==> inputs of 04-09 <==
// SimulatedDevice
module SimulatedDevice(
    input[1:0] global_state,
    input sys_clk,
    input rx,
    output tx,
    input turn_left_signal,
    input turn_right_signal,
    input move_forward_signal,
    input move_backward_signal,
    input place_barrier_signal,
    input destroy_barrier_signal,
    input rst,
    input clutch,
    input throttle,
    input brake,
    input power_on,
    input power_off,
    output front_detector,
    output back_detector,
    output left_detector,
    output right_detector,
    output move_backward_light,
    output move_forward_light,
    output turn_left_light,
    output turn_right_light,
    output power_light,
    output reg [2:0] state_light,
    output reg [3:0] moving_light,
    output [7:0] seg1,
    output [7:0] seg2,
    output [7:0] an
    );
clock: 20.7 ns
lec_check: 0
cap_margin: 20
cell_pad_in_sites_detail_placement: 2
core_margin: 2
core_utilization: 67
cts_cluster_size: 75
max_routing_layer: met4
place_density_lb_addon: 0.07
setup_slack_margin: 2.5
slew_margin: 20
run.sh (not shown) runs the stock make flow with config.mk's settings and CLKGATE_MAP_FILE=.
==> 02-19 (differences from 04-09) <==
CAP_MARGIN = 5   (was 20)
CELL_PAD_IN_SITES_DETAIL_PLACEMENT = default   (was 2)
CORE_UTILIZATION = 70   (was 67)
CTS_CLUSTER_SIZE = 80   (was 75)
HOLD_SLACK_MARGIN = -0.09   (was default)
PLACE_DENSITY_LB_ADDON = default   (was 0.07)
SETUP_SLACK_MARGIN = 3.92   (was 2.5)
==> flow/constraint.sdc (replaced) <==
create_clock -name core_clock -period 15.1 [get_ports {sys_clk}]
set_input_delay 3.0200 -clock core_clock [delete_from_list [all_inputs] [get_ports {sys_clk}]]
set_output_delay 3.0200 -clock core_clock [all_outputs]
set_load 0.01 [all_outputs]
==> comparison <==
- In synthesized cell count, 04-09 and 02-19 do not differ.
- Area after synthesis is the same in 02-19 and 04-09.
- Die area: 04-09 is larger than 02-19 (4.4%).
- 04-09 died in detailed placement (3_5_place_dp) with DPL-0033. 02-19 failed in global routing (5_1_grt) (GRT-0232).

==> inputs of quartz <==
SimulatedDevice again, from the RTL that the note above started with.
Settings: LEC_CHECK=0, CAP_MARGIN=30, CELL_PAD_IN_SITES_DETAIL_PLACEMENT=2, CORE_ASPECT_RATIO=0.9, CORE_MARGIN=2, CORE_UTILIZATION=67, CTS_CLUSTER_SIZE=75, GPL_TIMING_DRIVEN=1, MAX_ROUTING_LAYER=met4, PLACE_DENSITY_LB_ADDON=0.07, SETUP_SLACK_MARGIN=2.5, SLEW_MARGIN=0; clock period 42.2 ns.
==> inputs of maple, as changes to quartz <==
Settings changed: ABC_AREA from default to 1, CAP_MARGIN 30 to 20, CELL_PAD_IN_SITES_DETAIL_PLACEMENT 2 to default, CORE_ASPECT_RATIO 0.9 to default, CORE_UTILIZATION 67 to 72, CTS_CLUSTER_DIAMETER from default to 268, CTS_CLUSTER_SIZE 75 to default, GPL_TIMING_DRIVEN 1 to default, MAX_ROUTING_LAYER met4 to default, PLACE_DENSITY from default to 0.62, PLACE_DENSITY_LB_ADDON 0.07 to default, SETUP_SLACK_MARGIN 2.5 to -1.04, SLEW_MARGIN 0 to 20.
==> flow/constraint.sdc (replaced) <==
create_clock -name core_clock -period 13.6 [get_ports {sys_clk}]
set_input_delay 2.7200 -clock core_clock [delete_from_list [all_inputs] [get_ports {sys_clk}]]
set_output_delay 2.7200 -clock core_clock [all_outputs]
set_load 0.01 [all_outputs]
==> qor summary <==
Die width: maple 216 um; quartz 244 um
Unique cell types: maple 80; quartz 151
Largest type area fraction: maple 28.7%; quartz 26.9%
Starting Density: maple 73.2%; quartz 67.4%
Compound-gate portion of the synthesized area: maple 11.3%; quartz 23.9%
MUX area fraction: maple 0.0308%; quartz 3.81%
Seq share, synth: maple 28.7%; quartz 26.9%
Yosys synthesis chip area: maple 32500 um2; quartz 34600 um2
Simple Share, Synth: maple 42.0%; quartz 28.2%
XOR-XNOR Cells, Area Fraction: maple 2.86%; quartz 9.40%
Outcome: maple finished with violations; quartz aborted with a tool error
Stage where the flow stopped: maple -; quartz 3_5_place_dp
Violated checks: maple negative setup slack; quartz -
Height of the die: maple 216 um; quartz 220 um
Number of placement rows: maple 77; quartz 79
Instance tally after logic synthesis: maple 4906; quartz 4538
RePlAce Congestion: maple 0.942; quartz 0.954
